==> v29: inputs <==
// datapath
module datapath(output [6:0] display, days, output [3:0] segment, output am, pm, dblink, Sound, Vcc_out, input Next, Up, SetTime, SetAlarm, Snooze, Stop, Mute, Clr, Clk_sys);
clock: 5.69 ns
lec_check: 0
abc_area: 1
cap_margin: 40
core_margin: 2
core_utilization: 71
cts_cluster_size: 13
max_routing_layer: met4
place_density: 0.47
setup_slack_margin: 2.17
slew_margin: 20
tns_end_percent: 5
run.sh (not shown) runs the stock make flow with config.mk's settings and CLKGATE_MAP_FILE=.
==> v38 (differences from v29) <==
==> flow/config.mk (replaced) <==
export PLATFORM = sky130hd
export DESIGN_NAME = datapath
export DESIGN_NICKNAME = datapath
export VERILOG_FILES = /design/flow/design.v
export SDC_FILE = /design/flow/constraint.sdc
export NUM_CORES = 4
export LEC_CHECK = 0
export CAP_MARGIN = 20
export CORE_MARGIN = 2
export CORE_UTILIZATION = 65
export SLEW_MARGIN = 20
==> flow/constraint.sdc (replaced) <==
create_clock -name core_clock -period 5.47 [get_ports {Clk_sys}]
set_input_delay 1.0940 -clock core_clock [delete_from_list [all_inputs] [get_ports {Clk_sys}]]
set_output_delay 1.0940 -clock core_clock [all_outputs]
set_load 0.01 [all_outputs]
==> comparison <==
- Between v38 and v29, the lower worst setup slack is in v38 (gap 1.4 ns).
- Final area: v38 is smaller than v29 (about 5.5%).
- Of v29 and v38, v38 has the higher clock-buffer cell count (gap 7).
- Of v29 and v38, v29 has the higher core utilization (gap 8.2 points).
- Of v29 and v38, v29 has the higher first-iteration DRC count (gap about 50%, measured against v38).
- Between v38 and v29, the lower clock skew is in v38 (gap 0.0073 ns).
- Via count: v38 is smaller than v29 (21%).
- Between v38 and v29, the lower global-route usage is in v38 (gap 9.8 points).
==> figures <==
quantity	v29	v38
Power in sequential cells	2.05 mW	2.31 mW
Group drawing the most power	combinational logic	sequential cells
Chip area line of the yosys report	14,400 um2	14,100 um2
Yosys top cell by instances	nand2_1	dfrtp_1
Pwr dens	423 nW/um2	402 nW/um2
DR WL/cell	19.1 um	20.3 um
Sequential cell area in the final layout	5540 um2	5530 um2
Area inside the core boundary	20,100 um2	21,200 um2
Run status	no timing/DRC/antenna violations	no timing/DRC/antenna violations
Routed wl met3	4.51 mm	2.69 mm
Slew at the pin closest to its max-slew limit	0.835 ns	1.08 ns
Part of the cycle the worst path needs	71.6%	95.4%
Simple-Gate Area Share	29.3%	19.3%
Number of cells on the worst hold path	2	1
Routed length on met2	20.2 mm	17.2 mm
Total vias in the final route	14.7k	11.6k
Worst Hold Path EP	reg_module.r4.Q[11]	display_mod.conv.state[25]


==> trial 96 <==
datapath again, from the RTL that the note above started with.
Settings: LEC_CHECK=0, CAP_MARGIN=0, CORE_MARGIN=2, CORE_UTILIZATION=72, CTS_CLUSTER_DIAMETER=39, CTS_CLUSTER_SIZE=40, HOLD_SLACK_MARGIN=0.29, MAX_ROUTING_LAYER=met4, PLACE_DENSITY=0.64, SETUP_SLACK_MARGIN=3.3, SLEW_MARGIN=20; clock period 11.4 ns.
==> trial 83 (differences from trial 96) <==
==> flow/config.mk (replaced) <==
export PLATFORM = sky130hd
export DESIGN_NAME = datapath
export DESIGN_NICKNAME = datapath
export VERILOG_FILES = /design/flow/design.v
export SDC_FILE = /design/flow/constraint.sdc
export NUM_CORES = 4
export LEC_CHECK = 0
export CAP_MARGIN = 40
export CORE_MARGIN = 2
export CORE_UTILIZATION = 72
export CTS_CLUSTER_SIZE = 19
export PLACE_DENSITY_LB_ADDON = 0.28
export SETUP_SLACK_MARGIN = 0.51
export SLEW_MARGIN = 20
==> flow/constraint.sdc (replaced) <==
create_clock -name core_clock -period 4.68 [get_ports {Clk_sys}]
set_input_delay 0.9360 -clock core_clock [delete_from_list [all_inputs] [get_ports {Clk_sys}]]
set_output_delay 0.9360 -clock core_clock [all_outputs]
set_load 0.01 [all_outputs]
==> summary of the runs <==
Between trial 83 and trial 96, the lower non-clock buffer count is in trial 96 (gap 34).
First-iteration DRC count: trial 83 is smaller than trial 96 (about 2.4%).
Area after synthesis is the same in trial 96 and trial 83.
Between trial 83 and trial 96, the lower via count is in trial 96 (gap 2.7%, measured against trial 96).
Between trial 96 and trial 83, the lower combinational power is in trial 96 (gap about 60%, measured against trial 83).
==> figures <==
metric                                                              trial 96         trial 83
Result of the run                           no timing/DRC/antenna violations  no timing/DRC/antenna violations
# fillers                                                               1228             1200
Power consumption                                                    3.13 mW          7.49 mW
Relative slew slack                                                    0.170            0.373
Routed vias                                                            11900            12200
Share of the cycle needed by the critical path after routing           0.595            0.905
Worst-case register-to-register setup slack                          7.57 ns          1.30 ns
RSZ-0062 raised after global routing                                      no              yes
Slew at the pin with the worst max-slew slack                        1.25 ns         0.933 ns
Routed metal-1 wire length                                           15.5 mm          14.7 mm
Launch point of the worst reg-to-reg path                     conv.state[21]  cu1.flipflopA.Q
Clock latency at the later pin of the worst-skew pair                0.56 ns          0.53 ns


==> try-amber: inputs <==
datapath again, from the RTL that the note above started with.
export LEC_CHECK = 0
export CAP_MARGIN = 40
export CELL_PAD_IN_SITES_DETAIL_PLACEMENT = 1
export CELL_PAD_IN_SITES_GLOBAL_PLACEMENT = 1
export CORE_MARGIN = 2
export CORE_UTILIZATION = 41
export GPL_TIMING_DRIVEN = 1
export PLACE_DENSITY_LB_ADDON = 0.05
export SETUP_SLACK_MARGIN = -0.1
export SLEW_MARGIN = 20
create_clock -name core_clock -period 4.66 [get_ports {Clk_sys}]
==> try-maple: changes against try-amber <==
ABC_AREA = 1   (was unset)
CELL_PAD_IN_SITES_DETAIL_PLACEMENT = unset   (was 1)
CELL_PAD_IN_SITES_GLOBAL_PLACEMENT = unset   (was 1)
CORE_UTILIZATION = 68   (was 41)
CTS_CLUSTER_SIZE = 42   (was unset)
GPL_TIMING_DRIVEN = unset   (was 1)
MAX_ROUTING_LAYER = met4   (was unset)
PLACE_DENSITY = 0.6   (was unset)
PLACE_DENSITY_LB_ADDON = unset   (was 0.05)
SETUP_SLACK_MARGIN = unset   (was -0.1)
TNS_END_PERCENT = 5   (was unset)
==> flow/constraint.sdc (replaced) <==
create_clock -name core_clock -period 8.24 [get_ports {Clk_sys}]
set_input_delay 1.6480 -clock core_clock [delete_from_list [all_inputs] [get_ports {Clk_sys}]]
set_output_delay 1.6480 -clock core_clock [all_outputs]
set_load 0.01 [all_outputs]
==> try-garnet: changes against try-amber <==
CAP_MARGIN = 20   (was 40)
CELL_PAD_IN_SITES_DETAIL_PLACEMENT = unset   (was 1)
CELL_PAD_IN_SITES_GLOBAL_PLACEMENT = unset   (was 1)
CORE_UTILIZATION = 70   (was 41)
GPL_TIMING_DRIVEN = unset   (was 1)
PLACE_DENSITY_LB_ADDON = unset   (was 0.05)
SETUP_SLACK_MARGIN = 1.23   (was -0.1)
==> flow/constraint.sdc (replaced) <==
create_clock -name core_clock -period 4.69 [get_ports {Clk_sys}]
set_input_delay 0.9380 -clock core_clock [delete_from_list [all_inputs] [get_ports {Clk_sys}]]
set_output_delay 0.9380 -clock core_clock [all_outputs]
set_load 0.01 [all_outputs]
==> try-zinc: changes against try-amber <==
CAP_MARGIN = 5   (was 40)
CELL_PAD_IN_SITES_DETAIL_PLACEMENT = unset   (was 1)
CELL_PAD_IN_SITES_GLOBAL_PLACEMENT = unset   (was 1)
CORE_UTILIZATION = 40   (was 41)
GPL_TIMING_DRIVEN = unset   (was 1)
HOLD_SLACK_MARGIN = 0.24   (was unset)
PLACE_DENSITY_LB_ADDON = unset   (was 0.05)
SETUP_SLACK_MARGIN = unset   (was -0.1)
==> flow/constraint.sdc (replaced) <==
create_clock -name core_clock -period 20.0 [get_ports {Clk_sys}]
set_input_delay 4.0000 -clock core_clock [delete_from_list [all_inputs] [get_ports {Clk_sys}]]
set_output_delay 4.0000 -clock core_clock [all_outputs]
set_load 0.01 [all_outputs]
==> notes.org <==
#+TITLE: Synthesis and PnR summary

** Power and ir drop
- The worst VDD IR drop from the latest analysis is 0.211 mV.

** Clocking
- Number of buffers inserted during clock tree synthesis :: 26

** Run status
- Run status :: no timing/DRC/antenna violations

** Place
- At the placement stage, the worst setup path has a slack of 3.64 ns.
- According to the dpl log, the detail-placed design has an HPWL of 28200 um.

** Die
- Die width :: 150 um

** GRT
- Met2 Usage GRT :: 59.5%
the above is filed under try-maple

==> notes.org <==
#+TITLE: Synthesis and PnR summary

** Run status
- The flow ran to the end and the layout has no timing, DRC or antenna violations.

** Die
- Area enclosed by the die boundary :: 36000 sq um
- Core Area :: 33700 sq um
- Die width :: 190 um

** Final layout
- Footprint of the multi-input gates :: 8030 sq um
- Nonclk buf count :: 90

** Clocking
- CTS added clock buffers totalling 28.

** GRT
- Global routing consumed, on the met2 layer, 40.6% of the routing resources.

** Place
- Detailed Place HPWL :: 30000 um
- Pre-CTS worst setup slack :: 0.349 ns

** STA
- Worst slack on hold paths :: 0.413 ns

** Synthesis
- Per the synthesis report, the simple-gate share of the synthesized area is 19.3%.
the above is filed under try-amber

==> notes.org <==
#+TITLE: Synthesis and PnR summary

** Run status
- The flow ran to the end and the layout has no timing, DRC or antenna violations.

** GRT
- Global routing used 58.6% of the available met2 tracks.
- Number of antenna violations at the first check in global routing :: 0

** Clocking
- Number of buffers inserted during clock tree synthesis :: 25

** Place
- The post-placement cell area is 14700 sq um.
- OpenSTA, run right after detailed placement, puts the worst setup slack at 0.559 ns.
- Detailed Place HPWL :: 24600 um

** Die
- From left edge to right edge, the die measures 146 um.

** Power and ir drop
- The worst-case IR drop observed on VDD is 0.390 mV.

** Synthesis
- The number of nets handed over by synthesis was 1574.
the above is filed under try-garnet

==> notes.org <==
#+TITLE: Synthesis and PnR summary

** Run status
- Run status :: no timing/DRC/antenna violations

** Die
- Die width :: 192 um

** Final layout
- Seq. cell area :: 5530 sq um
- The final layout report lists a non-clock inverter count of 41.
- In the final layout, multi-input gates take up 51.3% of the cell area.

** GRT
- For met2 alone, demand over resource in global routing was 33.0%.

** Place
- Detailed Place HPWL :: 24400 um
- STA on the placed design reports a worst setup slack of 12.26 ns.

** Power and ir drop
- Max IR drop VDD :: 0.0677 mV

** Synthesis
- Post-synth area from yosys stat :: 14100 sq um
- Most frequently used cell type in the post-synthesis netlist :: sky130_fd_sc_hd__dfrtp_1

** Clocking
- Per the TritonCTS log, the buffer count is 25.

** STA
- The worst path needs 8.33 ns of the cycle, external delays included.
the above is filed under try-zinc



==> inputs of run a <==
Starting RTL as in the previous note.
==> flow/config.mk <==
export PLATFORM = sky130hd
export DESIGN_NAME = datapath
export DESIGN_NICKNAME = datapath
export VERILOG_FILES = /design/flow/design.v
export SDC_FILE = /design/flow/constraint.sdc
export NUM_CORES = 4
export LEC_CHECK = 0
export CAP_MARGIN = 10
export CORE_MARGIN = 10
export CORE_UTILIZATION = 71
export HOLD_SLACK_MARGIN = -0.03
export PLACE_DENSITY_LB_ADDON = 0.02
export SLEW_MARGIN = 20
export TNS_END_PERCENT = 70
==> flow/constraint.sdc <==
create_clock -name core_clock -period 12.5 [get_ports {Clk_sys}]
set_input_delay 2.5000 -clock core_clock [delete_from_list [all_inputs] [get_ports {Clk_sys}]]
set_output_delay 2.5000 -clock core_clock [all_outputs]
set_load 0.01 [all_outputs]
==> run b (differences from run a) <==
CAP_MARGIN = 20   (was 10)
CORE_MARGIN = 2   (was 10)
CORE_UTILIZATION = 72   (was 71)
CTS_CLUSTER_DIAMETER = 28   (was default)
HOLD_SLACK_MARGIN = default   (was -0.03)
PLACE_DENSITY_LB_ADDON = 0.01   (was 0.02)
SETUP_SLACK_MARGIN = 1.23   (was default)
TNS_END_PERCENT = default   (was 70)
==> flow/constraint.sdc (replaced) <==
create_clock -name core_clock -period 4.69 [get_ports {Clk_sys}]
set_input_delay 0.9380 -clock core_clock [delete_from_list [all_inputs] [get_ports {Clk_sys}]]
set_output_delay 0.9380 -clock core_clock [all_outputs]
set_load 0.01 [all_outputs]
==> summary of the runs <==
In area after synthesis, run a and run b do not differ.
Against run a, the non-clock buffer count of run b is higher by 32.
Global-route usage: run a is lower than run b (14 points).
Between run a and run b, the lower combinational power is in run a (gap 67%, measured against run b).
Of run a and run b, run a has the higher sequential share of layout area (gap 3.1 points).
Against run a, the register-to-register slack of run b is lower by 7600 ps.
In run a the hold slack is better than in run b, by 14 ps.
Of run b and run a, run b has the higher wire length (gap 16%, measured against run a).
In run a the core utilization is lower than in run b, by 8.3 points.
Of run b and run a, run b has the higher final cell count (gap about 4.6%, measured against run a).
==> figures <==
quantity                                                               run b        run a
Tool warning count                                                        53           46
Post-route setup slack                                                514 ps      5750 ps
DR vias                                                               12,900       11,900
Post-layout utilization of the core                                    0.866        0.783
Leakage power                                                        7.77 nW      7.10 nW
Cell area after layout                                            0.0167 mm²   0.0153 mm²
Result of the run                           no timing/DRC/antenna violations  no timing/DRC/antenna violations
Gate Area                                                        0.00824 mm²  0.00798 mm²
H-tree depth                                                               2            1
Die Width                                                             144 µm       161 µm
Number of placed cells counting well taps                              1,736        1,726
Ratio of final minimum period to clock period                          0.890        0.540
Number of standard cells in the layout, taps in and fillers out        1,851        1,770
Clock transition at the registers of the reported paths                40 ps        60 ps
Design internal power                                                5.69 mW      1.64 mW
Setup slack of the worst register-to-register path                   1310 ps      8910 ps
Flip-flop and latch share of the layout cell area                      0.331        0.362
Post-detailed-route via-to-cell ratio                                   6.99         6.74
Setup repair after global routing missed its margin                     true        false
Pre-CTS setup slack                                                   453 ps      6320 ps
Vertical extent of the die                                            144 µm       161 µm
Iteration-0 DRC Markers                                                1,711        1,256


==> v2 <==
datapath again, from the RTL that the note above started with.
==> flow/design.v (excerpt) <==
module datapath(output [6:0] display, days, output [3:0] segment, output am, pm, dblink, Sound, Vcc_out, input Next, Up, SetTime, SetAlarm, Snooze, Stop, Mute, Clr, Clk_sys);
clock: 5.22 ns
lec_check: 0
cap_margin: 15
core_margin: 2
core_utilization: 66
setup_slack_margin: 1.37
slew_margin: 20
==> v30 (differences from v2) <==
Settings changed: CAP_MARGIN 15 to 20, CORE_UTILIZATION 66 to 40, SETUP_SLACK_MARGIN 1.37 to default.
==> flow/constraint.sdc (replaced) <==
create_clock -name core_clock -period 5.19 [get_ports {Clk_sys}]
set_input_delay 1.0380 -clock core_clock [delete_from_list [all_inputs] [get_ports {Clk_sys}]]
set_output_delay 1.0380 -clock core_clock [all_outputs]
set_load 0.01 [all_outputs]
==> v31 (differences from v2) <==
Settings changed: CAP_MARGIN 15 to 20, CORE_UTILIZATION 66 to 64, SETUP_SLACK_MARGIN 1.37 to default.
==> flow/constraint.sdc (replaced) <==
create_clock -name core_clock -period 13.5 [get_ports {Clk_sys}]
set_input_delay 2.7000 -clock core_clock [delete_from_list [all_inputs] [get_ports {Clk_sys}]]
set_output_delay 2.7000 -clock core_clock [all_outputs]
set_load 0.01 [all_outputs]
==> metrics.txt <==
# HELP chip_impl_metric Yosys and OpenROAD flow results
# TYPE chip_impl_metric gauge
chip_impl_metric{name="post_cts_buffers",unit=""} 13
chip_impl_metric{name="totalPowerFinal",unit="mW"} 6.82
chip_impl_metric{name="worst-path-max-fanout",unit=""} 8
chip_impl_metric{name="clkCellAreaFrac",unit=""} 0.0571
chip_impl_info{name="status",value="finished clean"} 1
chip_impl_metric{name="layout.filler_cells",unit=""} 1480
chip_impl_metric{name="wire_per_inst",unit="um"} 21.0
chip_impl_metric{name="critPathRequiredTime",unit="ns"} 4.18
chip_impl_info{name="timing.rr.start",value="conv.state[0]$_DFF_PN0_"} 1
chip_impl_info{name="rr_endpoint",value="reg_module.r6.Q[4]$_DFFE_PN0P_"} 1
chip_impl_metric{name="combAreaFraction",unit=""} 0.518
chip_impl_metric{name="detailedRoute.firstPassIterationCount",unit=""} 5
chip_impl_metric{name="comb_power_share",unit=""} 0.376
chip_impl_metric{name="met1_global_route_usage",unit=""} 0.462
chip_impl_metric{name="cell_area_after_layout",unit="um2"} 15800
The numbers above come from v2.

==> metrics.txt <==
# HELP chip_impl_metric Yosys and OpenROAD flow results
# TYPE chip_impl_metric gauge
chip_impl_info{name="flop_cell",value="sky130_fd_sc_hd__dfrtp_1"} 1
chip_impl_metric{name="worst-path-max-fanout",unit=""} 8
chip_impl_metric{name="wire_per_inst",unit="um"} 19.3
chip_impl_metric{name="layout.filler_cells",unit=""} 3271
chip_impl_metric{name="post_cts_buffers",unit=""} 0
chip_impl_info{name="status",value="finished clean"} 1
chip_impl_metric{name="comb_power_share",unit=""} 0.356
chip_impl_metric{name="critPathRequiredTime",unit="ns"} 4.15
chip_impl_metric{name="totalPowerFinal",unit="mW"} 6.71
chip_impl_info{name="rr_endpoint",value="set_time.min_2.COUNT[1]$_DFFE_PN0P_"} 1
chip_impl_info{name="timing.rr.start",value="cu1.flipflopB.Q$_DFFE_PN0P_"} 1
chip_impl_metric{name="met1_global_route_usage",unit=""} 0.293
chip_impl_metric{name="cell_area_after_layout",unit="um2"} 15700
chip_impl_metric{name="detailedRoute.firstPassIterationCount",unit=""} 5
The numbers above come from v30.

==> metrics.txt <==
# HELP chip_impl_metric Yosys and OpenROAD flow results
# TYPE chip_impl_metric gauge
chip_impl_metric{name="met1_global_route_usage",unit=""} 0.445
chip_impl_metric{name="combAreaFraction",unit=""} 0.520
chip_impl_metric{name="totalPowerFinal",unit="mW"} 2.53
chip_impl_metric{name="comb_power_share",unit=""} 0.358
chip_impl_info{name="netlist_top_cells_count",value="sky130_fd_sc_hd__dfrtp_1, sky130_fd_sc_hd__nor2_1, sky130_fd_sc_hd__mux2i_1, sky130_fd_sc_hd__nand2_1, sky130_fd_sc_hd__clkbuf_1"} 1
chip_impl_metric{name="worst-path-max-fanout",unit=""} 45
chip_impl_metric{name="adder_share",unit=""} 0.0301
chip_impl_info{name="start_point_of_the_worst_hold_path",value="display_mod.conv.state[5]$_DFFE_PN0P_"} 1
chip_impl_metric{name="detailedRoute.firstPassIterationCount",unit=""} 6
chip_impl_metric{name="cell_area_after_layout",unit="um2"} 15300
chip_impl_info{name="rr_endpoint",value="reg_module.r2.Q[0]$_DFFE_PN0P_"} 1
chip_impl_metric{name="post_cts_buffers",unit=""} 0
chip_impl_metric{name="clkCellAreaFrac",unit=""} 0.0571
chip_impl_info{name="timing.rr.start",value="conv.state[21]$_DFF_PN0_"} 1
chip_impl_metric{name="grt_pass1_vias",unit=""} 11235
chip_impl_metric{name="critPathRequiredTime",unit="ns"} 10.80
chip_impl_metric{name="layout.filler_cells",unit=""} 1676
chip_impl_info{name="status",value="finished clean"} 1
The numbers above come from v31.

Power figures rest on the tool's default switching activity, not on a simulated workload.
